File: flow/config.mk
export PLATFORM = sky130hd
export DESIGN_NAME = chip_top
export DESIGN_NICKNAME = chip_top
export VERILOG_FILES = /design/flow/design.v
export SDC_FILE = /design/flow/constraint.sdc
export NUM_CORES = 4
export LEC_CHECK = 0
export CAP_MARGIN = 20
export CORE_MARGIN = 2
export CORE_UTILIZATION = 70
export SETUP_SLACK_MARGIN = 1.7
export SLEW_MARGIN = 20
File: flow/constraint.sdc
create_clock -name core_clock -period 5.92 [get_ports {clk_i}]
set_input_delay 1.1840 -clock core_clock [delete_from_list [all_inputs] [get_ports {clk_i}]]
set_output_delay 1.1840 -clock core_clock [all_outputs]
set_load 0.01 [all_outputs]
File: flow/design.v
module multiplier #(parameter width_p="inv")
  ( input      [width_p-1:0] a_i
  , input      [width_p-1:0] b_i
  , output [(2*width_p)-1:0] c_o
  );
  assign c_o = a_i * b_i;
endmodule
module chip_top
  ( input          clk_i
  , input          reset_i
  , input          v_i
  , input  [31:0]  a_i
  , input  [31:0]  b_i
  , output         v_o
  , output [63:0]  c_o
  );
  reg        v_r, v_o_r;
  reg [31:0] a_r, b_r;
  reg [63:0] c_r;
  wire [63:0] c_n;
  multiplier #(.width_p(32)) MULT
    (.a_i(a_r)
    ,.b_i(b_r)
    ,.c_o(c_n)
    );
  always @(posedge clk_i) begin
    if (reset_i) begin
      v_r   <= 1'b0;
      v_o_r <= 1'b0;
    end else begin
      v_r   <= v_i;
      v_o_r <= v_r;
    end
    a_r <= a_i;
    b_r <= b_i;
    c_r <= c_n;
  end
  assign v_o = v_o_r;
  assign c_o = c_r;
endmodule
File: flow/run.sh
#!/bin/bash
# the make line also repeats each setting of config.mk as NAME=value (left out here)
make -C /OpenROAD-flow-scripts/flow DESIGN_CONFIG=/design/flow/config.mk WORK_HOME=/design/flow/orfs CLKGATE_MAP_FILE= finish
==> notes.md, run 1 <==
Implementation results.

The capture point of the critical path is c_r[60]$_DFF_P_. The most used flip-flop cell is dfxtp_1. The adder-cell area share of the yosys netlist is 59.2%. The count of library flops with an enable pin is 0. The number of standard cells reported by yosys is 3824. Setup repair after global routing could not meet its margin everywhere. Of the combinational cells, the family taking the most area is adder cells. The critical register-to-register path startpoint is b_r[5]$_DFF_P_. The run finished, with violations left.

The cell-mix breakdown from Yosys lists the XOR/XNOR area share as 1.51%. The I/O pin count is 132. The timing report lists the critical path depth as 21 cells. The largest fanout on the critical path is 22. In this run the remaining antenna-violating nets after routing total 0. The floorplan die area is 53100 um2. The footprint of the flip-flops and latches is 2710 um2. The CTS clock-pin slew for the worst setup and hold paths is 0.08 ns.

The share of the clock period used by the worst path after layout is 139%. The sum of buffers and inverters on the critical path is 3. The final-report hold violation count is 0.

The total number of warnings across the stage logs is 33. The cell type with the largest total area is fa_1. For reference, the placement row count at floorplan is 82. The synthesis stats list as the most numerous cell fa_1.

The average wire per cell in the routed design is 27.6 um. The top achievable clock speed is 0.121 GHz. The basic-gate share of the synthesized area counting and, or, nand and nor cells is 16.8%. A clean result was blocked by setup timing. The synthesized netlist has a Yosys-reported chip area of 35900 um2. The first-pass GRT wire length is 187000 um. The gate-level netlist out of Yosys references 50 unique cell types. For the worst-skew pair, the clock arrives at the later sink with an insertion delay of 0.54 ns. The number of stages on the worst hold path is 1.

The routed layout has 31800 vias. Compared with the post-synthesis result, the final layout area differs by 25.4%. The critical path endpoint category is a register. The cell area that synthesis handed to floorplanning was 35900 um2. Entering global routing, the biggest net connects 26 pins. The hold buffer count at CTS is 0. The layout stage reports a final design area of 45000 um2. The largest individual stage delay along the critical path comes from the cell fa_2.

CTS reports a maximum clock tree buffer depth of 2. Across all setup checks in the final design, the least slack found is -2.33 ns. The post-layout minimum cycle time is 8.25 ns. After detailed routing, the number of remaining DRC violations is 0.

The worst setup path is launched from a register. The number of nets in the layout is 5537. The synthesized netlist handed to floorplanning was reported with a cell count of 3824. Among cell families on the critical path, the largest total delay comes from adder cells. The layout has 2198 filler cells. The number of antenna violations at the first check in global routing is 15.

The via count of the first global-routing pass is 34200. The worst hold slack after final layout is 0.452 ns. The pre-antenna-repair detailed-routing pass consisted of 10 iterations. The combined area of the multi-input logic cells is 31000 um2. Buffers placed on the I/O ports in this run total 131. The worst clock skew is 0.0414 ns.

The terminus of the critical flop-to-flop path is c_r[60]$_DFF_P_. Looking at the max-slew report, the worst-margin pin has a slew of 0.700 ns. The synthesized flop and latch total is 130. The critical path goes through and2_1 -> fa_1 -> fa_1 -> fa_1 -> inv_1 -> fa_1 -> inv_1 -> fa_1 -> fa_1 -> fa_2 -> fa_1 -> ha_4 -> nand4_1 -> nor4_4 -> inv_1 -> a211oi_2 -> o21ai_2 -> o21a_4 -> o211ai_1 -> a31oi_1 -> xnor2_1. The setup slack of the worst register-to-register path is -2.33 ns. The area share of the largest cell type after synthesis is 50.0%. The worst register-to-register path depth is 21. According to the timing report, the critical path is launched from b_r[5]$_DFF_P_.

The TritonCTS clock tree is done. The critical path is of the register to register type. The number of clock sinks seen by CTS is 130. The congestion estimate from routability-driven global placement came to 1.00. The commonest cells after synthesis are fa_1, inv_1, and2_1, nand2_1, ha_1.

The share of synthesized area occupied by flip-flops and latches is 7.26%. The portion of netlist area occupied by mux cells is 0%. The per-cell via count in the routed design is 6.35.

Wires add up to 138000 um. The finished layout holds 5009 standard cells, fillers aside. According to the timing report, the arrival time at the worst endpoint equals 8.65 ns. The die outline width is 230 um. The number of endpoints failing setup at the final stage is 54. Clock tree synthesis selected as its root buffer the cell clkbuf_16. The aggregate global routing overflow is 0. The longest incremental delay of any stage on the critical path is reported as 0.81 ns. The clock H-tree reported by CTS has 4 levels. Counting stages on the worst path, the most repeated cell is fa_1.

Once iteration 0 of detailed routing completed, the report listed 3708 DRC markers. By area the synthesized netlist is led by fa_1, and2_1, ha_1. The cell-mix breakdown from Yosys lists the compound-gate area share as 3.79%.

The classification of the worst-slack hold path is register to register. The capture endpoint of the worst hold path is v_o_r$_SDFF_PP0_.

The number of buffers inserted during clock tree synthesis is 17. The net count after synthesis is 5050. The number of cells in the design after placement is 4855. The count of yosys warnings during synthesis is 1.

From bottom edge to top edge, the die measures 230 um. For this run, asynchronously set or reset flops after synthesis account for 0%. The startpoint of the tightest hold check path is v_r$_SDFF_PP0_.

The worst endpoint required time is 6.31 ns.

The HPWL after detailed placement is 88300 um. The total placed instance area is 41300 um2. In the final report, the number of pins over their slew limit comes to 0. The worst pin sits at a relative slew slack of 53.2%.

The number of maximum-capacitance violations recorded for the run is 0. The core footprint is 50400 um2. The floorplan step records an initial core utilization of 71.2%. The global routing report lists combined usage of all routing layers as 47.5%. After synthesis, the mean cell area works out to 9.38 um2.
[through the flow]
stage                     setup TNS (ns)  utilization (%)  setup slack (ns)
after CTS                         -42.91             87.1             -1.22
after detailed placement          -55.79             82.0             -1.61
after floorplan                   -17.84                -            -0.763
after global placement            -49.63             82.0             -1.44
after global routing              -89.06             89.3             -2.36
final                             -86.18             89.3             -2.33
[layer usage]
layer | track usage [%] | up-vias | share of wire (%)
li1 | - | 12100 | -
met1 | 50.0 | 15400 | 28
met2 | 76.2 | 2942 | 44
met3 | 15.7 | 1364 | 15
met4 | 42.2 | 20 | 13
met5 | 0.0919 | - | 0.34
[area by class of cell]
cell class	instances	area share (%)
diodes	13	0.0723
clock buffers	18	0.976
clock inverters	14	0.337
inverters	873	7.28
multi-input cells	2603	68.9
flip-flops and latches	130	6.02
well taps	672	1.87
repair buffers	686	14.6
[repair_timing]
item,4_1_cts,5_1_grt
gates cloned,6,4
endpoints found under the setup margin,58,58
buffers inserted,66,33
pin swaps,131,109
resized,313,168
endpoints found under the hold margin,0,0
==> inputs of run 2 (changes only) <==
CAP_MARGIN = 40   (was 20)
CORE_UTILIZATION = 72   (was 70)
SETUP_SLACK_MARGIN = 1.77   (was 1.7)
clock period = 6.11 ns   (was 5.92 ns; I/O delays follow)
==> run 2 against run 1 <==
The flow now stops in global routing (5_1_grt). Synthesized area did not move. Synthesized cell count did not move. Die area fell by 2.7%.
==> notes.md, run 2 <==
Flow results follow.

Run status: stopped before the end (was failed layout checks). Progress stopped at global routing (5_1_grt). The tool reported: "[ERROR GRT-0232] Routing congestion too high. Check the congestion heatmap in the GUI". Leading cell types by total area after synthesis: fa_1, and2_1, ha_1 (unchanged). The number of rows created at floorplan is 81 (was 82).

The count of library flops with an enable pin is 0 (unchanged). The core footprint is 49100 um2 (was 50400 um2). The synthesized flop and latch total is 130 (unchanged). Top cells by instance count after synthesis: fa_1, inv_1, and2_1, nand2_1, ha_1 (unchanged). The global placer's final weighted congestion was 0.957 (was 1.00).

The unique cell type count in the Yosys netlist is 50 (unchanged). The basic-gate share of the synthesized area counting and, or, nand and nor cells is 16.8% (unchanged). The share of the synthesized netlist area taken by xor and xnor gates is 1.51% (unchanged). The average footprint of a synthesized cell is 9.38 um2 (unchanged). The most common cell in the synthesized netlist is fa_1 (unchanged). The cell type with the largest total area is fa_1 (unchanged). The post-synth design cell area was 35900 um2 (unchanged). The share of synthesized area occupied by flip-flops and latches is 7.26% (unchanged). The number of H-tree levels is 4 (unchanged).

The most used flip-flop cell was dfxtp_1 (unchanged). The net count of the mapped netlist is 5050 (unchanged). The portion of netlist area occupied by mux cells was 0% (unchanged). The overall die height is 227 um (was 230 um). The number of clock sinks seen by CTS is 130 (unchanged). The clock root buffer is clkbuf_16 (unchanged). The adder-cell area share of the yosys netlist is 59.2% (unchanged). The yosys-reported design area after synthesis was 35900 um2 (unchanged). The combined global-route utilization of all metal layers is 73.5%. The number of buffers between clock root and the deepest sink came to 2 (unchanged). The number of instances in the synthesized netlist came to 3824 (unchanged).

The number of buffers inserted by port buffering is 131 (unchanged). The main kind of combinational logic by area is adder cells (unchanged). The total placed instance area is 41300 um2 (about the same). The number of buffers inserted during clock tree synthesis is 17 (unchanged). The aggregate global routing overflow is 158. The die outline width is 227 um (was 230 um). The area fraction in compound gates came to 3.79% (unchanged). The number of standard cells reported by yosys was 3824 (unchanged).

The area share of the largest cell type after synthesis is 50.0% (unchanged). The detailed-placement wirelength estimate is 89300 um (was 88300 um). The count of yosys warnings during synthesis came to 1 (unchanged). The floorplan core density came to 73.1% (was 71.2%).

The floorplan die area was 51600 um2 (was 53100 um2). The proportion of register bits with asynchronous set or reset after synthesis is 0% (unchanged). The I/O pin count came to 132 (unchanged).
==> run 2: stage by stage <==
| stage | cells | hold WS (ns) | setup WS [ns] | utilization, % |
|---|---|---|---|---|
| after CTS | 4935 | 0.460 | -1.04 | 88.3 |
| after detailed placement | 4848 | 0.438 | -1.29 | 84.2 |
| after global placement | 4848 | 0.428 | -1.24 | 84.2 |
| after floorplan | 3824 | 0.414 | -0.573 | - |
==> run 2: layer usage <==
metal  overflow  track usage [%]
met5          0             40.7
met3          2             60.0
met1          2             73.0
met4         59             68.9
met2         95             89.8
==> run 2: repair_timing <==
| action | CTS |
|---|---|
| buffers inserted | 55 |
| resized | 259 |
| hold endpoints to repair | 0 |
| cloned | 0 |
| pin swaps | 111 |
| endpoints found under the setup margin | 57 |
| hold buffers | 0 |
==> inputs of run 3 (changes only) <==
CAP_MARGIN = 20   (was 40)
CORE_ASPECT_RATIO = 0.5   (was default)
CTS_CLUSTER_DIAMETER = 372   (was default)
CTS_CLUSTER_SIZE = 95   (was default)
HOLD_SLACK_MARGIN = 0.29   (was default)
PLACE_DENSITY = 0.4   (was default)
SETUP_SLACK_MARGIN = 1.21   (was 1.77)
TNS_END_PERCENT = 5   (was default)
clock period = 5.62 ns   (was 6.11 ns; I/O delays follow)
==> run 3 against run 2 <==
The layout now fails its checks (setup timing). Synthesized cell count unchanged. Die area up 0.21%. Synthesized area did not move.
==> notes.md, run 3 <==
Implementation results.

Run status: failed layout checks (was stopped before the end). The reasons given for failing layout checks are setup timing. Based on the critical path, the design can be clocked at up to 0.137 GHz. The worst slack at placement is -2.25 ns (was -1.29 ns). The stage logs contain a warning count of 31. The report counts max-capacitance violations totalling 0.

The first-iteration detailed-routing DRC count is 2378. The capture point of the critical path is c_r[60]$_DFF_P_.

The count of library flops with an enable pin is 0 (unchanged). The routed wire length is 98700 um. Together, buffers and inverters on the worst path number 6. The number of nets in the layout is 5432. The unique cell type count in the Yosys netlist is 50 (unchanged).

The timing report attributes the biggest portion of critical-path delay to adder cells. Global routing finished with a remaining overflow of 0. The pin closest to its max-slew limit shows a slew of 0.553 ns.

The area share of the largest cell type after synthesis is 50.0% (unchanged). The cell type with the largest total area was fa_1 (unchanged). Leading cell types by total area after synthesis: fa_1, and2_1, ha_1 (unchanged). The tightest hold path in the finished design has a slack of 0.447 ns. The via count of the first global-routing pass is 31500.

In this run the critical register-to-register path is launched from b_r[19]$_DFF_P_. Global routing consumed, over all layers together, 40.0% of the routing resources. The number of standard cells reported by yosys was 3824 (unchanged). The critical path class is register to register. In the post-route analysis, the smallest setup slack over all paths is -1.69 ns.

The cell count of the worst reg-to-reg path is 24. According to the timing report, the critical path is launched from b_r[19]$_DFF_P_. The final report lists the setup-violating endpoint count as 53. The final instance count without filler cells is 4869. Cells fill 87.5% of the core in the end. The post-synth design cell area is 35900 um2 (unchanged). The floorplan die area came to 51700 um2 (was 51600 um2). The share of synthesized area occupied by flip-flops and latches is 7.26% (unchanged). The number of clock sinks seen by CTS came to 130 (unchanged). The number of antenna violations at the first check in global routing is 1. The number of cells in the design after placement is 4813 (was 4848). STA classifies the critical path startpoint as a register.

The detailed router placed 28100 vias in this run. The most common cell in the synthesized netlist is fa_1 (unchanged). The peak per-stage delay on the critical path is 0.56 ns. The number of rows created at floorplan is 57 (was 81). The number of H-tree levels is 4 (unchanged).

The first global-routing pass estimated 159000 um of wire. The number of buffers inserted by port buffering is 131 (unchanged). The cell sequence reported for the critical path is buf_4 -> nand2_1 -> fa_1 -> inv_1 -> fa_1 -> inv_1 -> fa_1 -> fa_1 -> fa_1 -> inv_1 -> fa_1 -> fa_1 -> fa_1 -> ha_4 -> buf_4 -> nand4_1 -> nor4_2 -> inv_1 -> a211oi_4 -> o21ai_4 -> o21a_4 -> o211ai_1 -> a31oi_1 -> xnor2_1.

The number of DRC violations after detailed routing is 0. TritonCTS built the clock tree. The proportion of register bits with asynchronous set or reset after synthesis is 0% (unchanged). The floorplan core density was 73.4% (was 73.1%). Entering global routing, the biggest net connects 26 pins. The terminus of the critical flop-to-flop path is c_r[60]$_DFF_P_. The classification of the worst-slack hold path is register to register. The synthesized flop and latch total came to 130 (unchanged). STA classifies the critical path endpoint as a register. The max-slew violation count is 0. Setup repair after global routing could not meet its margin everywhere.

The CTS clock-pin slew for the worst setup and hold paths is 0.08 ns. The net count of the mapped netlist is 5050 (unchanged). The count of yosys warnings during synthesis is 1 (unchanged).

The core footprint came to 48900 um2 (was 49100 um2). The overall die height is 162 um (was 227 um). The relative slew slack is 62.7%. The script logs the ratio of routed vias to standard cells as 5.77. In the hold timing report, the worst path depth is 1. The most used flip-flop cell is dfxtp_1 (unchanged). The basic-gate share of the synthesized area counting and, or, nand and nor cells is 16.8% (unchanged). The portion of netlist area occupied by mux cells came to 0% (unchanged). The global placer's final weighted congestion is 0.911 (was 0.957). STA shows the worst min-delay path finishing at v_o_r$_SDFF_PP0_. The final critical path takes up 130% of the cycle. The number of instances in the synthesized netlist is 3824 (unchanged).

The final-report hold violation count is 0. The most repeated library cell on the critical path is fa_1. STA puts the critical path data required time at 6.00 ns. The hold buffer count at CTS was 0 (unchanged). The average footprint of a synthesized cell is 9.38 um2 (unchanged). The adder-cell area share of the yosys netlist is 59.2% (unchanged). The clock root buffer is clkbuf_16 (unchanged). The number of buffers between clock root and the deepest sink is 2 (unchanged). The main kind of combinational logic by area is adder cells (unchanged). Looking at hold timing, the worst path starts from v_r$_SDFF_PP0_. The detailed-placement wirelength estimate is 78000 um (was 89300 um).

The worst clock skew is 0.0193 ns. The yosys-reported design area after synthesis is 35900 um2 (unchanged). The first TritonRoute pass finished after 8 iterations. For the worst setup path, the data arrival time is 7.69 ns.

The critical path crosses 24 cells after its start point. The smallest clock period supported by the final layout is computed as 7.31 ns. The number of buffers inserted during clock tree synthesis was 17 (unchanged). The die outline width came to 320 um (was 227 um).

The share of the synthesized netlist area taken by xor and xnor gates was 1.51% (unchanged). Top cells by instance count after synthesis: fa_1, inv_1, and2_1, nand2_1, ha_1 (unchanged). Looking at the critical path, the single cell with the biggest stage delay is fa_1. The area growth from synthesis to layout is 19.1%.

The I/O pin count is 132 (unchanged). The clock latency on the worst-skew pair is 0.50 ns.

The post-route antenna net violation count is 0. The largest fanout on the critical path is 10. The script logs the mean routed wire length per placed instance as 20.3 um. For flop-to-flop paths, the worst setup slack is -1.69 ns. The area fraction in compound gates is 3.79% (unchanged).
==> run 3: stage by stage <==
step,TNS (ns),area [um2]
6_report,-60.72,42700
5_1_grt,-70.06,42700
4_1_cts,-56.75,42300
3_5_place_dp,-72.64,41000
3_3_place_gp,-67.15,41000
2_1_floorplan,-32.55,36100
==> run 3: final cells by class <==
class                           instances  area, um2
Antenna cell                            1       2.50
Timing Repair Buffer                  581       5240
Clock buffer                           17        425
Sequential cell                       130       2700
Tap cell                              649        812
Multi-Input combinational cell       2603      30100
Fill cell                            2462       6120
Clock inverter                         15        184
Inverter                              873       3280
==> run 3: what timing repair did <==
item	4_1_cts	5_1_grt
endpoints found under the setup margin	57	57
resized	158	81
setup buffers	16	7
hold endpoints to repair	0	0
pin swaps	61	55
==> run 3: per-layer routing <==
metal | global-route usage, % | vias to the layer above | wire, um | part of all wire, %
met5 | 0 | - | 0 | 0
li1 | - | 11800 | - | -
met3 | 5.46 | 507 | 7020 | 7.1
met2 | 69.2 | 1538 | 49900 | 51
met4 | 29.1 | 0 | 8180 | 8.3
met1 | 46.6 | 14200 | 33600 | 34
==> inputs of run 4 (changes only) <==
CAP_MARGIN = 0   (was 20)
CORE_ASPECT_RATIO = default   (was 0.5)
CTS_CLUSTER_DIAMETER = default   (was 372)
CTS_CLUSTER_SIZE = default   (was 95)
HOLD_SLACK_MARGIN = default   (was 0.29)
PLACE_DENSITY = 0.67   (was 0.4)
SETUP_SLACK_MARGIN = default   (was 1.21)
TNS_END_PERCENT = default   (was 5)
clock period = 6.68 ns   (was 5.62 ns; I/O delays follow)
==> run 4 against run 3 <==
Critical endpoint is now c_r[57]$_DFF_P_. Cell count is 1.2% higher. Highest routed layer is now met5. Largest cell class unchanged. Die area decreased by 0.21%. Synthesized area did not move. First-iteration DRC count increased by 61%. The layout still fails its checks (setup timing). Clock skew increased by 0.017 ns.
==> notes.md, run 4 <==
Implementation results.

The average wire per cell in the routed design is 26.2 um (was 20.3 um). The floorplan die area is 51600 um2 (was 51700 um2). The terminus of the critical flop-to-flop path is c_r[57]$_DFF_P_ (was c_r[60]$_DFF_P_). The count of yosys warnings during synthesis is 1 (unchanged). The vias after detailed routing is 31000 (was 28100). The first-pass GRT wire length is 186000 um (was 159000 um).

The clock latency on the worst-skew pair is 0.53 ns (was 0.50 ns). The final-report hold violation count is 0 (unchanged). The largest fanout on the critical path is 12 (was 10).

The cell count of the worst reg-to-reg path is 22 (was 24). The most common cell in the synthesized netlist is fa_1 (unchanged). The path length in cells of the critical path is 22 (was 24).

The count of max-cap constraint violations is 0 (unchanged). The startpoint type of the worst setup path is a register (unchanged). The startpoint of the tightest hold check path is v_r$_SDFF_PP0_ (unchanged). Cell-by-cell listing of the critical path: buf_6 -> nand2_1 -> fa_1 -> fa_1 -> fa_1 -> inv_2 -> fa_1 -> fa_2 -> fa_1 -> fa_2 -> fa_1 -> ha_4 -> buf_6 -> buf_6 -> nand4_1 -> buf_4 -> nor3_4 -> a31oi_4 -> o21ai_4 -> a21oi_4 -> or3_1 -> and3_1 (was buf_4 -> nand2_1 -> fa_1 -> inv_1 -> fa_1 -> inv_1 -> fa_1 -> fa_1 -> fa_1 -> inv_1 -> fa_1 -> fa_1 -> fa_1 -> ha_4 -> buf_4 -> nand4_1 -> nor4_2 -> inv_1 -> a211oi_4 -> o21ai_4 -> o21a_4 -> o211ai_1 -> a31oi_1 -> xnor2_1). The overall die height is 227 um (was 162 um). The sum of buffers and inverters on the critical path is 5 (was 6). The worst setup path startpoint was a_r[20]$_DFF_P_ (was b_r[19]$_DFF_P_). The clock root buffer is clkbuf_16 (unchanged). The number of H-tree levels was 4 (unchanged).

The share of the clock period used by the worst path after layout is 118% (was 130%). The area share of the largest cell type after synthesis was 50.0% (unchanged).

The critical register-to-register path startpoint is a_r[20]$_DFF_P_ (was b_r[19]$_DFF_P_). The number of detailed-routing iterations run before antenna repair is 10 (was 8). The endpoint arrival time on the critical path is 8.28 ns (was 7.69 ns). The die outline width was 227 um (was 320 um). The most repeated library cell on the critical path is fa_1 (unchanged). The area fraction in compound gates was 3.79% (unchanged). The first-iteration detailed-routing DRC count was 3829 (was 2378).

The worst hold slack after final layout is 0.428 ns (was 0.447 ns). The adder-cell area share of the yosys netlist was 59.2% (unchanged). The post-layout minimum cycle time came to 7.88 ns (was 7.31 ns). The number of instances in the synthesized netlist came to 3824 (unchanged). The number of nets in the layout is 5469 (was 5432). The final instance count without filler cells came to 4929 (was 4869). RSZ-0062 raised after global routing: true (unchanged). The top achievable clock speed was 0.127 GHz (was 0.137 GHz).

The number of buffers inserted by port buffering is 131 (unchanged). The main kind of combinational logic by area was adder cells (unchanged). The slew at the pin closest to its max-slew limit is 0.973 ns (was 0.553 ns).

The total number of warnings across the stage logs is 31 (unchanged). The most used flip-flop cell was dfxtp_1 (unchanged). The worst endpoint required time is 7.08 ns (was 6.00 ns).

Top cells by instance count after synthesis: fa_1, inv_1, and2_1, nand2_1, ha_1 (unchanged). The number of buffers inserted during clock tree synthesis came to 17 (unchanged).

The basic-gate share of the synthesized area counting and, or, nand and nor cells is 16.8% (unchanged). The share of synthesized area occupied by flip-flops and latches came to 7.26% (unchanged). The capture endpoint of the worst hold path is v_o_r$_SDFF_PP0_ (unchanged). The kind of cell adding the most delay to the critical path is adder cells (unchanged). The count of fill cells added during filler insertion was 2196 (was 2462). The largest net degree at the start of global routing is 26 (unchanged).

The combined global-route utilization of all metal layers came to 49.1% (was 40.0%). The number of rows created at floorplan is 81 (was 57). The portion of netlist area occupied by mux cells came to 0% (unchanged). The number of antenna violations at the first check in global routing is 14 (was 1). The area added between synthesis and finish was 21.8% (was 19.1%). The average footprint of a synthesized cell is 9.38 um2 (unchanged). The number of standard cells reported by yosys is 3824 (unchanged). The setup slack of the worst register-to-register path is -1.20 ns (was -1.69 ns). The number of endpoints failing setup at the final stage is 43 (was 53). The peak per-stage delay on the critical path is 0.93 ns (was 0.56 ns). The synthesized flop and latch total came to 130 (unchanged).

The count of library flops with an enable pin is 0 (unchanged). The worst clock skew was 0.0362 ns (was 0.0193 ns). The via count of the first global-routing pass is 34400 (was 31500). The yosys-reported design area after synthesis is 35900 um2 (unchanged). The TritonCTS clock tree was done (unchanged). The routed wire length is 129000 um (was 98700 um). The detailed-placement wirelength estimate is 87600 um (was 78000 um). The number of DRC violations after detailed routing came to 0 (unchanged). Run status: failed layout checks (unchanged). The floorplan core density was 73.1% (was 73.4%). The slowest library cell on the worst path is fa_1 (unchanged). The relative slew slack is 35.0% (was 62.7%). The setup TNS is -35.04 ns (was -60.72 ns).

The number of clock sinks seen by CTS is 130 (unchanged). The proportion of register bits with asynchronous set or reset after synthesis is 0% (unchanged). The number of buffers between clock root and the deepest sink is 2 (unchanged). The unique cell type count in the Yosys netlist is 50 (unchanged).

The I/O pin count is 132 (unchanged). The number of stages on the worst hold path is 1 (unchanged). The post-synth design cell area is 35900 um2 (unchanged). Leading cell types by total area after synthesis: fa_1, and2_1, ha_1 (unchanged). The critical path endpoint category is a register (unchanged).

The per-cell via count in the routed design is 6.30 (was 5.77). The aggregate global routing overflow was 0 (unchanged).

The net count of the mapped netlist is 5050 (unchanged). The CTS clock-pin slew for the worst setup and hold paths came to 0.10 ns (was 0.08 ns). The share of the synthesized netlist area taken by xor and xnor gates is 1.51% (unchanged). The cell type with the largest total area is fa_1 (unchanged). The post-route antenna net violation count is 0 (unchanged).

The post-layout worst setup margin is -1.20 ns (was -1.69 ns). The core footprint came to 49100 um2 (was 48900 um2). The global placer's final weighted congestion is 0.962 (was 0.911). The worst slack at placement is -0.879 ns (was -2.25 ns). The classification of the worst-slack hold path is register to register (unchanged). The critical path class is register to register (unchanged). The capture point of the critical path was c_r[57]$_DFF_P_ (was c_r[60]$_DFF_P_). The number of cells in the design after placement is 4802 (was 4813). SO Faults: setup timing (unchanged).

The max-slew violation count came to 0 (unchanged).
## run 4: area by class of cell
type | count | area (um2) | area share [%]
multi-input cells | 2603 | 30400 | 69.5
repair buffers | 618 | 5910 | 13.5
inverters | 873 | 3280 | 7.51
flip-flops and latches | 130 | 2700 | 6.18
well taps | 664 | 831 | 1.90
clock buffers | 17 | 425 | 0.974
clock inverters | 14 | 156 | 0.358
diodes | 10 | 25.0 | 0.0573
## run 4: repair_timing
item                       in CTS  in global routing
buffers inserted               62                 31
hold buffers                    0                  0
setup endpoints to repair      40                 41
gates cloned                    2                  1
pin swaps                     147                 77
resized                       275                125
## run 4: routing by layer
layer	GRT usage, %	routed length [um]
met4	50.1	16700
met1	50.0	36700
met3	15.3	16200
met2	78.3	59200
met5	0	262
## run 4: through the flow
stage	area [um2]	util [%]
2_1_floorplan	36100	-
3_3_place_gp	40900	83.4
3_5_place_dp	40900	83.4
4_1_cts	43000	87.7
5_1_grt	43700	89.0
6_report	43700	89.1
==> inputs of run 5 (changes only) <==
CAP_MARGIN = 30   (was 0)
CELL_PAD_IN_SITES_DETAIL_PLACEMENT = 1   (was default)
CORE_MARGIN = 10   (was 2)
CORE_UTILIZATION = 35   (was 72)
CTS_CLUSTER_DIAMETER = 332   (was default)
CTS_CLUSTER_SIZE = 86   (was default)
GPL_TIMING_DRIVEN = 0   (was default)
HOLD_SLACK_MARGIN = 0.12   (was default)
MAX_ROUTING_LAYER = met5   (was default)
MIN_ROUTING_LAYER = met1   (was default)
PLACE_DENSITY = default   (was 0.67)
PLACE_DENSITY_LB_ADDON = 0.13   (was default)
SETUP_SLACK_MARGIN = 1.2   (was default)
SLEW_MARGIN = 10   (was 20)
clock period = 13.2 ns   (was 6.68 ns; I/O delays follow)
==> run 5 against run 4 <==
The run now finishes clean. Via count shrank 14%. First-iteration DRC count decreased by 64%. Fmax decreased by 25%. Wire length up 10%. Worst hold slack improved by 0.013 ns. Clock-buffer cell count rose by 1. Utilization shrank 50 points. Worst setup slack improved by 3.9 ns. Sequential share of layout area grew 0.36 points. Synthesized cell count unchanged. Final area shrank 8.9%. Largest cell class unchanged.
==> notes.md, run 5 <==
Implementation results.

The most repeated library cell on the critical path is fa_1 (unchanged). The max-slew violation count is 0 (unchanged). The final instance count without filler cells is 5376 (was 4929). The clock root buffer is clkbuf_16 (unchanged). The kind of cell adding the most delay to the critical path is adder cells (unchanged). The worst clock skew is 0.0239 ns (was 0.0362 ns). The total number of warnings across the stage logs is 26 (was 31). The post-cts sizing count came to 0 (was 275). The critical path endpoint category is a register (unchanged). The proportion of register bits with asynchronous set or reset after synthesis is 0% (unchanged). The count of library flops with an enable pin came to 0 (unchanged).

The number of standard cells reported by yosys is 3824 (unchanged). The classification of the worst-slack hold path was register to register (unchanged). The number of buffers between clock root and the deepest sink is 2 (unchanged). The post-CTS repair timing setup buffer count is 0 (was 62). The sum of buffers and inverters on the critical path came to 6 (was 5). The per-cell via count in the routed design is 4.97 (was 6.30). The detailed-placement wirelength estimate is 123000 um (was 87600 um). The area share of the largest cell type after synthesis is 50.0% (unchanged). The setup slack of the worst register-to-register path is 2.73 ns (was -1.20 ns).

The clock latency on the worst-skew pair was 0.53 ns (about the same). The worst setup path startpoint is b_r[8]$_DFF_P_ (was a_r[20]$_DFF_P_). The net count of the mapped netlist was 5050 (unchanged). The first-pass GRT wire length is 210000 um (was 186000 um). The capture endpoint of the worst hold path is v_o_r$_SDFF_PP0_ (unchanged). The via count of the first global-routing pass is 30200 (was 34400). The peak per-stage delay on the critical path is 0.83 ns (was 0.93 ns). The number of antenna violations at the first check in global routing is 14 (unchanged). The yosys-reported design area after synthesis is 35900 um2 (unchanged). The path length in cells of the critical path is 23 (was 22). The unique cell type count in the Yosys netlist is 50 (unchanged). The startpoint type of the worst setup path is a register (unchanged).

The number of nets in the layout is 5217 (was 5469). The post-layout worst setup margin is 2.73 ns (was -1.20 ns). Leading cell types by total area after synthesis: fa_1, and2_1, ha_1 (unchanged). The CTS clock-pin slew for the worst setup and hold paths is 0.07 ns (was 0.10 ns). The combined global-route utilization of all metal layers is 25.1% (was 49.1%).

The number of buffers inserted during clock tree synthesis is 17 (unchanged). The post-layout utilization of the core is 39.1% (was 89.1%). The cell count of the worst reg-to-reg path is 23 (was 22). The largest net degree at the start of global routing is 17 (was 26).

The setup TNS is 0 ns (was -35.04 ns). The worst slack at placement is 2.95 ns (was -0.879 ns). Top cells by instance count after synthesis: fa_1, inv_1, and2_1, nand2_1, ha_1 (unchanged). The startpoint of the tightest hold check path is v_r$_SDFF_PP0_ (unchanged).

The synthesized flop and latch total is 130 (unchanged). The adder-cell area share of the yosys netlist was 59.2% (unchanged). The area added between synthesis and finish is 10.9% (was 21.8%).

The number of cells in the design after placement was 5339 (was 4802). The I/O pin count is 132 (unchanged). The count of max-cap constraint violations was 0 (unchanged). The routed wire length was 142000 um (was 129000 um). The count of yosys warnings during synthesis was 1 (unchanged).

The number of buffers inserted by port buffering came to 131 (unchanged). The cell type with the largest total area is fa_1 (unchanged). The number of clock sinks seen by CTS is 130 (unchanged). The number of endpoints failing setup at the final stage is 0 (was 43). Run status: finished clean (was failed layout checks).

The vias after detailed routing is 26700 (was 31000).

The endpoint arrival time on the critical path is 10.87 ns (was 8.28 ns). The final-report hold violation count came to 0 (unchanged). The worst endpoint required time was 13.60 ns (was 7.08 ns). RSZ-0062 raised after global routing: false (was true). The share of synthesized area occupied by flip-flops and latches is 7.26% (unchanged).

The number of instances in the synthesized netlist was 3824 (unchanged). The TritonCTS clock tree is done (unchanged). The die outline width is 340 um (was 227 um).

The floorplan die area came to 116000 um2 (was 51600 um2). The number of DRC violations after detailed routing is 0 (unchanged). The number of detailed-routing iterations run before antenna repair was 5 (was 10). The core footprint is 102000 um2 (was 49100 um2). The overall die height was 340 um (was 227 um). The most common cell in the synthesized netlist is fa_1 (unchanged). The global placer's final weighted congestion came to 0.957 (was 0.962). The slowest library cell on the worst path was nor4_1 (was fa_1). The average wire per cell in the routed design is 26.4 um (was 26.2 um). The aggregate global routing overflow was 0 (unchanged). The first-iteration detailed-routing DRC count is 1377 (was 3829).

The largest fanout on the critical path is 10 (was 12). The critical register-to-register path startpoint was b_r[8]$_DFF_P_ (was a_r[20]$_DFF_P_). Cell-by-cell listing of the critical path: clkbuf_1 -> and2_1 -> fa_1 -> fa_1 -> inv_1 -> fa_1 -> fa_1 -> inv_1 -> fa_1 -> fa_1 -> fa_1 -> fa_1 -> ha_1 -> clkbuf_1 -> nand4_1 -> nor4_1 -> inv_1 -> a211oi_2 -> o21ai_0 -> buf_2 -> o41ai_1 -> a211oi_1 -> xnor2_1 (was buf_6 -> nand2_1 -> fa_1 -> fa_1 -> fa_1 -> inv_2 -> fa_1 -> fa_2 -> fa_1 -> fa_2 -> fa_1 -> ha_4 -> buf_6 -> buf_6 -> nand4_1 -> buf_4 -> nor3_4 -> a31oi_4 -> o21ai_4 -> a21oi_4 -> or3_1 -> and3_1). The critical path class was register to register (unchanged). The relative slew slack came to 22.0% (was 35.0%).

The post-layout minimum cycle time is 10.47 ns (was 7.88 ns). The basic-gate share of the synthesized area counting and, or, nand and nor cells is 16.8% (unchanged). The slew at the pin closest to its max-slew limit is 1.17 ns (was 0.973 ns). The floorplan core density is 35.3% (was 73.1%). The number of rows created at floorplan is 117 (was 81).

The area fraction in compound gates is 3.79% (unchanged). The main kind of combinational logic by area is adder cells (unchanged).

The hold buffer count at CTS is 0 (unchanged). The average footprint of a synthesized cell came to 9.38 um2 (unchanged). The terminus of the critical flop-to-flop path is c_r[50]$_DFF_P_ (was c_r[57]$_DFF_P_). The number of stages on the worst hold path is 1 (unchanged).

The most used flip-flop cell is dfxtp_1 (unchanged). The post-synth design cell area was 35900 um2 (unchanged). The post-route antenna net violation count is 0 (unchanged). The top achievable clock speed is 0.0955 GHz (was 0.127 GHz). The capture point of the critical path was c_r[50]$_DFF_P_ (was c_r[57]$_DFF_P_). The share of the synthesized netlist area taken by xor and xnor gates is 1.51% (unchanged).

The share of the clock period used by the worst path after layout is 79.3% (was 118%). The portion of netlist area occupied by mux cells was 0% (unchanged). The number of H-tree levels was 4 (unchanged).
-- run 5: final cells by class --
| class | instances | area, um2 |
|---|---|---|
| Antenna cell | 4 | 10.0 |
| Buffer | 218 | 818 |
| Clock buffer | 18 | 439 |
| Clock inverter | 14 | 228 |
| Fill cell | 11700 | 62000 |
| Inverter | 873 | 3280 |
| Multi-Input combinational cell | 2603 | 29200 |
| Sequential cell | 130 | 2600 |
| Tap cell | 1368 | 1710 |
| Timing Repair Buffer | 148 | 1520 |
-- run 5: per-layer routing --
layer	vias up	part of all wire [%]	track usage (%)
met4	4	4.3	9.87
li1	11400	-	-
met3	235	6.6	5.10
met5	-	0.021	0
met1	14300	42	32.0
met2	803	47	41.4
-- run 5: metrics by stage --
| step | hold WS (ns) | area (um2) |
|---|---|---|
| finish | 0.442 | 39800 |
| global route | 0.461 | 39800 |
| CTS | 0.447 | 39800 |
| detailed placement | 0.433 | 39100 |
| global placement | 0.424 | 38900 |
| floorplan | 0.414 | 35900 |
==> inputs of run 6 (changes only) <==
CAP_MARGIN = 40   (was 30)
CELL_PAD_IN_SITES_DETAIL_PLACEMENT = default   (was 1)
CORE_MARGIN = 2   (was 10)
CORE_UTILIZATION = 72   (was 35)
CTS_CLUSTER_DIAMETER = default   (was 332)
CTS_CLUSTER_SIZE = default   (was 86)
GPL_TIMING_DRIVEN = default   (was 0)
HOLD_SLACK_MARGIN = default   (was 0.12)
MAX_ROUTING_LAYER = default   (was met5)
MIN_ROUTING_LAYER = default   (was met1)
PLACE_DENSITY_LB_ADDON = default   (was 0.13)
SETUP_SLACK_MARGIN = 1.77   (was 1.2)
SLEW_MARGIN = 20   (was 10)
TNS_END_PERCENT = 5   (was default)
clock period = 6.13 ns   (was 13.2 ns; I/O delays follow)
==> run 6 against run 5 <==
The layout now fails its checks (setup timing). Register-to-register slack lost 4.0 ns. Critical path depth grew 3. First-iteration DRC count grew 110%. Sequential cell count is the same. Clock skew grew 0.0034 ns. Clock-buffer cell count is the same. Final area grew 8.2%. Critical endpoint is now c_r[57]$_DFF_P_.
==> notes.md, run 6 <==
Implementation results.

The setup slack of the worst register-to-register path is -1.26 ns (was 2.73 ns). The number of buffers inserted during clock tree synthesis is 17 (unchanged). The net count of the mapped netlist is 5050 (unchanged).

The kind of cell adding the most delay to the critical path is adder cells (unchanged). The worst endpoint required time is 6.53 ns (was 13.60 ns). The number of stages on the worst hold path is 1 (unchanged). The yosys-reported design area after synthesis is 35900 um2 (unchanged).

The worst setup path startpoint is b_r[2]$_DFF_P_ (was b_r[8]$_DFF_P_). The count of max-cap constraint violations was 0 (unchanged). The vias after detailed routing was 29600 (was 26700). The post-layout worst setup margin is -1.26 ns (was 2.73 ns).

The number of H-tree levels is 4 (unchanged). The number of rows created at floorplan is 81 (was 117). The cell count of the worst reg-to-reg path is 26 (was 23). The share of the synthesized netlist area taken by xor and xnor gates is 1.51% (unchanged). The endpoint arrival time on the critical path is 7.79 ns (was 10.87 ns).

The worst clock skew is 0.0273 ns (was 0.0239 ns). The peak per-stage delay on the critical path is 0.54 ns (was 0.83 ns). The number of detailed-routing iterations run before antenna repair is 8 (was 5). The post-synth design cell area came to 35900 um2 (unchanged). The CTS clock-pin slew for the worst setup and hold paths is 0.08 ns (was 0.07 ns). The synthesized flop and latch total is 130 (unchanged). The aggregate global routing overflow is 0 (unchanged). The terminus of the critical flop-to-flop path was c_r[57]$_DFF_P_ (was c_r[50]$_DFF_P_).

Run status: failed layout checks (was finished clean). The floorplan core density is 73.1% (was 35.3%). The area fraction in compound gates is 3.79% (unchanged). The most used flip-flop cell is dfxtp_1 (unchanged). The max-slew violation count is 0 (unchanged). In this run the layout check failures are setup timing. The share of synthesized area occupied by flip-flops and latches was 7.26% (unchanged). The final-report hold violation count was 0 (unchanged). The capture point of the critical path is c_r[57]$_DFF_P_ (was c_r[50]$_DFF_P_).

The path length in cells of the critical path is 26 (was 23). The first-iteration detailed-routing DRC count is 2854 (was 1377). The area added between synthesis and finish is 20.0% (was 10.9%).

The number of antenna violations at the first check in global routing was 7 (was 14). The total number of warnings across the stage logs is 31 (was 26). The slowest library cell on the worst path is fa_1 (was nor4_1). The portion of netlist area occupied by mux cells is 0% (unchanged). The post-layout utilization of the core is 87.8% (was 39.1%). The number of clock sinks seen by CTS was 130 (unchanged). The most repeated library cell on the critical path was fa_1 (unchanged). The cell type with the largest total area is fa_1 (unchanged). RSZ-0062 raised after global routing: true (was false). The hold buffer count at CTS is 0 (unchanged). The count of library flops with an enable pin was 0 (unchanged). The largest net degree at the start of global routing is 25 (was 17). The adder-cell area share of the yosys netlist is 59.2% (unchanged). The relative slew slack is 67.5% (was 22.0%).

The die outline width is 227 um (was 340 um). The unique cell type count in the Yosys netlist is 50 (unchanged). The number of DRC violations after detailed routing was 0 (unchanged).

The number of endpoints failing setup at the final stage was 49 (was 0). The count of yosys warnings during synthesis was 1 (unchanged). The critical path class is register to register (unchanged). The post-route antenna net violation count was 0 (unchanged). The total placed instance area was 41200 um2 (was 39100 um2).

The routed wire length is 117000 um (was 142000 um). The core footprint is 49100 um2 (was 102000 um2). The detailed-placement wirelength estimate is 89300 um (was 123000 um). The area share of the largest cell type after synthesis is 50.0% (unchanged). The sum of buffers and inverters on the critical path is 7 (was 6). The number of standard cells reported by yosys was 3824 (unchanged). The average footprint of a synthesized cell came to 9.38 um2 (unchanged). The main kind of combinational logic by area is adder cells (unchanged).

The critical register-to-register path startpoint is b_r[2]$_DFF_P_ (was b_r[8]$_DFF_P_). Leading cell types by total area after synthesis: fa_1, and2_1, ha_1 (unchanged). The post-layout minimum cycle time came to 7.39 ns (was 10.47 ns).

The TritonCTS clock tree is done (unchanged). The most common cell in the synthesized netlist is fa_1 (unchanged).

The startpoint of the tightest hold check path is v_r$_SDFF_PP0_ (unchanged). The startpoint type of the worst setup path is a register (unchanged). The largest fanout on the critical path came to 14 (was 10). The I/O pin count came to 132 (unchanged).

The number of nets in the layout came to 5438 (was 5217). Top cells by instance count after synthesis: fa_1, inv_1, and2_1, nand2_1, ha_1 (unchanged). The clock root buffer is clkbuf_16 (unchanged).

The per-cell via count in the routed design is 6.05 (was 4.97). The first-pass GRT wire length is 176000 um (was 210000 um). The floorplan die area was 51600 um2 (was 116000 um2).

The critical path endpoint category is a register (unchanged). The worst hold slack after final layout is 0.450 ns (was 0.442 ns). The top achievable clock speed was 0.135 GHz (was 0.0955 GHz). The number of instances in the synthesized netlist was 3824 (unchanged). The via count of the first global-routing pass is 33400 (was 30200). The classification of the worst-slack hold path is register to register (unchanged).

The number of buffers inserted by port buffering is 131 (unchanged). The capture endpoint of the worst hold path was v_o_r$_SDFF_PP0_ (unchanged). The basic-gate share of the synthesized area counting and, or, nand and nor cells was 16.8% (unchanged). The average wire per cell in the routed design is 23.8 um (was 26.4 um). The slew at the pin closest to its max-slew limit is 0.484 ns (was 1.17 ns). The proportion of register bits with asynchronous set or reset after synthesis was 0% (unchanged).

The overall die height came to 227 um (was 340 um). The clock latency on the worst-skew pair was 0.52 ns (was 0.53 ns). The post-layout instance area is 43000 um2 (was 39800 um2). The global placer's final weighted congestion is 0.964 (was 0.957). The share of the clock period used by the worst path after layout is 121% (was 79.3%).

The number of buffers between clock root and the deepest sink is 2 (unchanged). The combined global-route utilization of all metal layers is 46.3% (was 25.1%).
[run 6: metal layers]
layer / global-route usage, % / vias up / share of wire [%]
met3: 12.2 / 938 / 10
met1: 49.6 / 14600 / 30
met2: 75.8 / 2202 / 49
li1: - / 11800 / -
met4: 41.2 / 4 / 11
met5: 0 / - / 0.027
[run 6: metrics by stage]
stage	std cells	setup TNS, ns	worst slack, ns
2_1_floorplan	3824	-11.81	-0.554
3_3_place_gp	4834	-39.12	-1.21
3_5_place_dp	4834	-44.63	-1.41
4_1_cts	4874	-33.56	-1.12
5_1_grt	4892	-53.02	-1.52
6_report	4893	-41.73	-1.26
[run 6: what timing repair did]
action | 4_1_cts | 5_1_grt
pin swaps | 41 | 75
endpoints found under the setup margin | 57 | 57
endpoints found under the hold margin | 0 | 0
setup buffers | 8 | 14
gates cloned | 1 | 0
resized | 130 | 113
[run 6: final cells by class]
class                   instances  area, um2
multi-input cells            2603      30100
clock inverters                13        126
well taps                     664        831
inverters                     873       3280
fillers                      2303       6010
diodes                          5       12.5
repair buffers                587       5600
clock buffers                  18        439
flip-flops and latches        130       2650
==> inputs of run 7 (changes only) <==
CAP_MARGIN = 20   (was 40)
CELL_PAD_IN_SITES_GLOBAL_PLACEMENT = 1   (was default)
CORE_UTILIZATION = 40   (was 72)
CTS_CLUSTER_DIAMETER = 233   (was default)
CTS_CLUSTER_SIZE = 81   (was default)
PLACE_DENSITY = 0.43   (was default)
SETUP_SLACK_MARGIN = -0.36   (was 1.77)
TNS_END_PERCENT = 10   (was 5)
clock period = 7.5 ns   (was 6.13 ns; I/O delays follow)
==> run 7 against run 6 <==
The layout still fails its checks (setup timing). Die area increased by 78%. Register-to-register slack improved by 1.2 ns. Critical path type unchanged.
==> notes.md, run 7 <==
Implementation results.

Run status: failed layout checks (unchanged). SO Faults: setup timing (unchanged). The hold buffer count at CTS is 0 (unchanged). The worst clock skew is 0.0227 ns (was 0.0273 ns). The TritonCTS clock tree was done (unchanged). The post-synth design cell area is 35900 um2 (unchanged). The die outline width is 303 um (was 227 um). The share of the synthesized netlist area taken by xor and xnor gates was 1.51% (unchanged). The relative slew slack came to 43.2% (was 67.5%). The capture point of the critical path is c_r[50]$_DFF_P_ (was c_r[57]$_DFF_P_). The floorplan core density was 40.5% (was 73.1%).

The worst setup path startpoint is a_r[7]$_DFF_P_ (was b_r[2]$_DFF_P_). The clock root buffer is clkbuf_16 (unchanged). The via count of the first global-routing pass came to 29500 (was 33400). The critical path class is register to register (unchanged). The setup slack of the worst register-to-register path is -0.09 ns (was -1.26 ns). The number of cells in the design after placement was 5212 (was 4834). The combined area of the multi-input logic cells is 29300 um2 (was 30100 um2). The number of detailed-routing iterations run before antenna repair is 5 (was 8). The number of buffers inserted by port buffering was 131 (unchanged). The top achievable clock speed was 0.132 GHz (was 0.135 GHz).

The main kind of combinational logic by area is adder cells (unchanged).

The routed wire length is 116000 um (was 117000 um). The per-cell via count in the routed design is 4.97 (was 6.05). The synthesized flop and latch total is 130 (unchanged). The average wire per cell in the routed design is 22.0 um (was 23.8 um). RSZ-0062 raised after global routing: true (unchanged).

The post-CTS repair timing setup buffer count is 0 (was 8). The critical register-to-register path startpoint is a_r[7]$_DFF_P_ (was b_r[2]$_DFF_P_).

The number of nets in the layout came to 5292 (was 5438). The max-slew violation count was 0 (unchanged). The critical path endpoint category is a register (unchanged). The number of buffers inserted during clock tree synthesis was 17 (unchanged). The cell count of the worst reg-to-reg path is 26 (unchanged). The area share of the largest cell type after synthesis is 50.0% (unchanged). The aggregate global routing overflow was 0 (unchanged). The count of library flops with an enable pin is 0 (unchanged).

The yosys-reported design area after synthesis is 35900 um2 (unchanged). The count of max-cap constraint violations was 0 (unchanged). The global placer's final weighted congestion came to 0.900 (was 0.964). The final instance count without filler cells is 5244 (was 4893). Top cells by instance count after synthesis: fa_1, inv_1, and2_1, nand2_1, ha_1 (unchanged). The footprint of the flip-flops and latches is 2620 um2 (was 2650 um2).

The floorplan die area is 92100 um2 (was 51600 um2). The first-iteration detailed-routing DRC count came to 1111 (was 2854). The area fraction in compound gates was 3.79% (unchanged).

The number of antenna violations at the first check in global routing is 1 (was 7). The adder-cell area share of the yosys netlist is 59.2% (unchanged). The count of fill cells added during filler insertion is 8626 (was 2303). The slowest library cell on the worst path is fa_1 (unchanged).

The number of buffers between clock root and the deepest sink was 2 (unchanged). The I/O pin count is 132 (unchanged). The number of rows created at floorplan was 109 (was 81). The number of DRC violations after detailed routing is 0 (unchanged). The net count of the mapped netlist was 5050 (unchanged).

The number of stages on the worst hold path is 1 (unchanged). Leading cell types by total area after synthesis: fa_1, and2_1, ha_1 (unchanged). The path length in cells of the critical path is 26 (unchanged).

The post-layout minimum cycle time came to 7.59 ns (was 7.39 ns). The classification of the worst-slack hold path was register to register (unchanged). The area added between synthesis and finish came to 15.6% (was 20.0%). The number of endpoints failing setup at the final stage came to 14 (was 49).

The CTS clock-pin slew for the worst setup and hold paths is 0.07 ns (was 0.08 ns). The detailed-placement wirelength estimate came to 101000 um (was 89300 um).

The capture endpoint of the worst hold path is v_o_r$_SDFF_PP0_ (unchanged). The share of the clock period used by the worst path after layout is 101% (was 121%). The largest net degree at the start of global routing is 33 (was 25). The startpoint type of the worst setup path is a register (unchanged). The combined global-route utilization of all metal layers was 26.7% (was 46.3%). The worst hold slack after final layout is 0.451 ns (was 0.450 ns).

The largest fanout on the critical path was 11 (was 14). The number of standard cells reported by yosys is 3824 (unchanged). The share of synthesized area occupied by flip-flops and latches was 7.26% (unchanged). The unique cell type count in the Yosys netlist is 50 (unchanged). The basic-gate share of the synthesized area counting and, or, nand and nor cells is 16.8% (unchanged). The slew at the pin closest to its max-slew limit is 0.852 ns (was 0.484 ns). The total number of warnings across the stage logs is 29 (was 31). The sum of buffers and inverters on the critical path is 9 (was 7). The most repeated library cell on the critical path is fa_1 (unchanged).

The number of clock sinks seen by CTS is 130 (unchanged). The post-route antenna net violation count is 0 (unchanged). The vias after detailed routing came to 26100 (was 29600). The final-report hold violation count is 0 (unchanged). The count of yosys warnings during synthesis was 1 (unchanged). The startpoint of the tightest hold check path is v_r$_SDFF_PP0_ (unchanged). The kind of cell adding the most delay to the critical path is adder cells (unchanged). The portion of netlist area occupied by mux cells is 0% (unchanged). The proportion of register bits with asynchronous set or reset after synthesis is 0% (unchanged). The core footprint is 88600 um2 (was 49100 um2). The first-pass GRT wire length is 181000 um (was 176000 um). The worst endpoint required time is 7.90 ns (was 6.53 ns).

The post-layout worst setup margin was -0.0894 ns (was -1.26 ns). The cell type with the largest total area is fa_1 (unchanged). The number of instances in the synthesized netlist is 3824 (unchanged). The most used flip-flop cell is dfxtp_1 (unchanged). The number of H-tree levels came to 4 (unchanged).

The diode insertion count for antenna repair is 0 (was 5). The terminus of the critical flop-to-flop path is c_r[50]$_DFF_P_ (was c_r[57]$_DFF_P_).

The most common cell in the synthesized netlist is fa_1 (unchanged). The clock latency on the worst-skew pair is 0.54 ns (was 0.52 ns).

The overall die height came to 303 um (was 227 um). The endpoint arrival time on the critical path is 7.99 ns (was 7.79 ns). The peak per-stage delay on the critical path is 0.57 ns (was 0.54 ns). The average footprint of a synthesized cell is 9.38 um2 (unchanged).
run 7: final cells by class:
cell class,instances,share of cell area (%)
flip-flops and latches,130,6.31
inverters,873,7.90
well taps,1165,3.52
multi-input cells,2603,70.6
repair buffers,441,10.3
clock inverters,12,0.350
clock buffers,20,1.10
run 7: metrics by stage:
| stage | util, % | setup WS (ns) | TNS, ns | instance area, um2 |
|---|---|---|---|---|
| after global placement | 46.0 | -0.592 | -7.11 | 40800 |
| after floorplan | - | 0.420 | 0 | 35900 |
| after detailed placement | 46.0 | -0.497 | -5.33 | 40800 |
| after global routing | 46.8 | -0.370 | -5.43 | 41500 |
| final | 46.8 | -0.0894 | -0.829 | 41500 |
| after CTS | 46.7 | -0.359 | -5.06 | 41400 |
run 7: what timing repair did:
item / in CTS / in global routing
gates cloned: 0 / 0
pin swaps: 0 / 3
gates resized: 5 / 35
endpoints found under the setup margin: 7 / 21
run 7: per-layer routing:
| metal | vias up | GRT usage (%) | wire length (um) |
|---|---|---|---|
| met5 | - | 1.45 | 188 |
| met4 | 2 | 7.40 | 2970 |
| met3 | 122 | 3.37 | 3700 |
| met2 | 479 | 47.3 | 59800 |
| met1 | 13900 | 34.2 | 48900 |
| li1 | 11600 | - | - |
==> inputs of run 8 (changes only) <==
CAP_MARGIN = 40   (was 20)
CELL_PAD_IN_SITES_GLOBAL_PLACEMENT = default   (was 1)
CORE_UTILIZATION = 72   (was 40)
CTS_CLUSTER_DIAMETER = default   (was 233)
CTS_CLUSTER_SIZE = 83   (was 81)
PLACE_DENSITY = default   (was 0.43)
PLACE_DENSITY_LB_ADDON = 0.28   (was default)
SETUP_SLACK_MARGIN = -0.28   (was -0.36)
TNS_END_PERCENT = default   (was 10)
clock period = 6.86 ns   (was 7.5 ns; I/O delays follow)
==> run 8 against run 7 <==
Still fails the layout checks on setup timing. Fmax decreased by 1.5%. Die area shrank 44%. Register-to-register slack got worse by 0.75 ns.
==> notes.md, run 8 <==
Implementation results.

The relative slew slack was 56.5% (was 43.2%). The setup slack of the worst register-to-register path was -0.84 ns (was -0.09 ns). The number of buffers inserted during clock tree synthesis is 17 (unchanged). The number of instances in the synthesized netlist was 3824 (unchanged). The combined global-route utilization of all metal layers is 48.0% (was 26.7%). The kind of cell adding the most delay to the critical path is adder cells (unchanged). The post-layout utilization of the core came to 87.7% (was 46.8%).

Top cells by instance count after synthesis: fa_1, inv_1, and2_1, nand2_1, ha_1 (unchanged). The TritonCTS clock tree is done (unchanged). The routed wire length is 127000 um (was 116000 um). The final-report hold violation count was 0 (unchanged). The number of standard cells reported by yosys was 3824 (unchanged). The share of the clock period used by the worst path after layout was 112% (was 101%). The path length in cells of the critical path came to 25 (was 26). The post-route antenna net violation count was 0 (unchanged). The vias after detailed routing came to 30700 (was 26100). The peak per-stage delay on the critical path is 0.65 ns (was 0.57 ns). The worst slack at placement is -1.02 ns (was -0.497 ns). The classification of the worst-slack hold path is register to register (unchanged). The synthesized flop and latch total is 130 (unchanged). The largest fanout on the critical path is 11 (unchanged).

The global placer's final weighted congestion came to 1.02 (was 0.900). Run status: failed layout checks (unchanged). The post-synth design cell area came to 35900 um2 (unchanged). The aggregate global routing overflow was 0 (unchanged). The endpoint arrival time on the critical path is 8.17 ns (was 7.99 ns). The detailed-placement wirelength estimate is 88900 um (was 101000 um).

The largest net degree at the start of global routing was 30 (was 33). The cell type with the largest total area is fa_1 (unchanged). The wire length on met3 is 20200 um (was 3700 um).

The number of stages on the worst hold path came to 1 (unchanged). The proportion of register bits with asynchronous set or reset after synthesis is 0% (unchanged). The worst endpoint required time is 7.32 ns (was 7.90 ns).

The top achievable clock speed came to 0.130 GHz (was 0.132 GHz). The count of library flops with an enable pin is 0 (unchanged).

The slew at the pin closest to its max-slew limit is 0.646 ns (was 0.852 ns). The I/O pin count is 132 (unchanged). The average footprint of a synthesized cell is 9.38 um2 (unchanged). The share of synthesized area occupied by flip-flops and latches is 7.26% (unchanged). The area fraction in compound gates came to 3.79% (unchanged).

The net count of the mapped netlist came to 5050 (unchanged). The floorplan die area is 51600 um2 (was 92100 um2). The capture endpoint of the worst hold path is v_o_r$_SDFF_PP0_ (unchanged). The floorplan core density was 73.1% (was 40.5%). The share of the synthesized netlist area taken by xor and xnor gates came to 1.51% (unchanged). The portion of netlist area occupied by mux cells is 0% (unchanged). The core footprint is 49100 um2 (was 88600 um2). The post-layout instance area is 43000 um2 (was 41500 um2). The post-layout worst setup margin is -0.842 ns (was -0.0894 ns). The first-pass GRT wire length is 182000 um (was 181000 um). The number of DRC violations after detailed routing was 0 (unchanged).

The terminus of the critical flop-to-flop path is c_r[61]$_DFF_P_ (was c_r[50]$_DFF_P_). The number of buffers between clock root and the deepest sink is 2 (unchanged). The total number of warnings across the stage logs is 28 (was 29). The most repeated library cell on the critical path was fa_1 (unchanged). The most used flip-flop cell is dfxtp_1 (unchanged). The critical path endpoint category is a register (unchanged). The via count of the first global-routing pass was 32900 (was 29500).

The count of yosys warnings during synthesis came to 1 (unchanged). The area share of the largest cell type after synthesis is 50.0% (unchanged). The max-slew violation count is 0 (unchanged). The overall die height is 227 um (was 303 um). The startpoint type of the worst setup path is a register (unchanged). The average wire per cell in the routed design came to 25.9 um (was 22.0 um). The capture point of the critical path is c_r[61]$_DFF_P_ (was c_r[50]$_DFF_P_). The total routed wire length on the met1 layer came to 40000 um (was 48900 um).

The yosys-reported design area after synthesis is 35900 um2 (unchanged). The die outline width is 227 um (was 303 um). The unique cell type count in the Yosys netlist was 50 (unchanged).

The startpoint of the tightest hold check path is v_r$_SDFF_PP0_ (unchanged). The slowest library cell on the worst path is fa_1 (unchanged). The sum of buffers and inverters on the critical path came to 6 (was 9). The number of rows created at floorplan is 81 (was 109).

SO Faults: setup timing (unchanged). The worst setup path startpoint is b_r[8]$_DFF_P_ (was a_r[7]$_DFF_P_). The critical path class is register to register (unchanged). The cell count of the worst reg-to-reg path is 25 (was 26).

The top layer reached by signal wires is met5 (unchanged). The clock latency on the worst-skew pair is 0.53 ns (was 0.54 ns). The most common cell in the synthesized netlist is fa_1 (unchanged).

The adder-cell area share of the yosys netlist came to 59.2% (unchanged). The main kind of combinational logic by area is adder cells (unchanged). The number of nets in the layout is 5422 (was 5292). RSZ-0062 raised after global routing: true (unchanged). The number of endpoints failing setup at the final stage came to 42 (was 14). The worst clock skew is 0.0235 ns (was 0.0227 ns). The critical register-to-register path startpoint is b_r[8]$_DFF_P_ (was a_r[7]$_DFF_P_).

Leading cell types by total area after synthesis: fa_1, and2_1, ha_1 (unchanged). The total placed instance area came to 40700 um2 (was 40800 um2). The post-layout minimum cycle time is 7.70 ns (was 7.59 ns).

The first-iteration detailed-routing DRC count was 3914 (was 1111). The number of antenna violations at the first check in global routing is 9 (was 1). The count of max-cap constraint violations came to 0 (unchanged). The clock root buffer is clkbuf_16 (unchanged). The per-cell via count in the routed design is 6.30 (was 4.97). The area added between synthesis and finish is 20.0% (was 15.6%). The number of clock sinks seen by CTS is 130 (unchanged). The CTS clock-pin slew for the worst setup and hold paths came to 0.08 ns (was 0.07 ns).

The number of detailed-routing iterations run before antenna repair is 8 (was 5). The detailed route wirelength on metal2 is 55400 um (was 59800 um). The number of H-tree levels is 4 (unchanged). The worst hold slack after final layout is 0.460 ns (was 0.451 ns).

The hold buffer count at CTS came to 0 (unchanged). The number of buffers inserted by port buffering is 131 (unchanged). The basic-gate share of the synthesized area counting and, or, nand and nor cells was 16.8% (unchanged).
-- run 8: per-layer routing --
| layer | global-route usage [%] | vias to the layer above |
|---|---|---|
| li1 | - | 11800 |
| met1 | 57.9 | 15000 |
| met2 | 71.8 | 2880 |
| met3 | 20.9 | 977 |
| met4 | 28.6 | 12 |
| met5 | 1.14 | - |
-- run 8: timing repair --
item | in CTS | in global routing
cloned | 1 | 2
gates resized | 225 | 130
endpoints found under the setup margin | 35 | 44
pin swaps | 126 | 83
setup buffers | 30 | 21
-- run 8: through the flow --
step,setup TNS [ns],std cells
after floorplan,-0.907,3824
after global placement,-16.55,4810
after detailed placement,-21.71,4810
after CTS,-7.44,4858
after global routing,-30.07,4875
final,-23.84,4879
-- run 8: final cells by class --
class	instances	area [um2]
antenna	6	15.0
clock buffer	20	447
clock inverter	12	158
fill	2114	6020
inverter	873	3280
multi-input combinational	2603	30400
sequential	130	2710
tap	664	831
timing repair buffer	571	5240
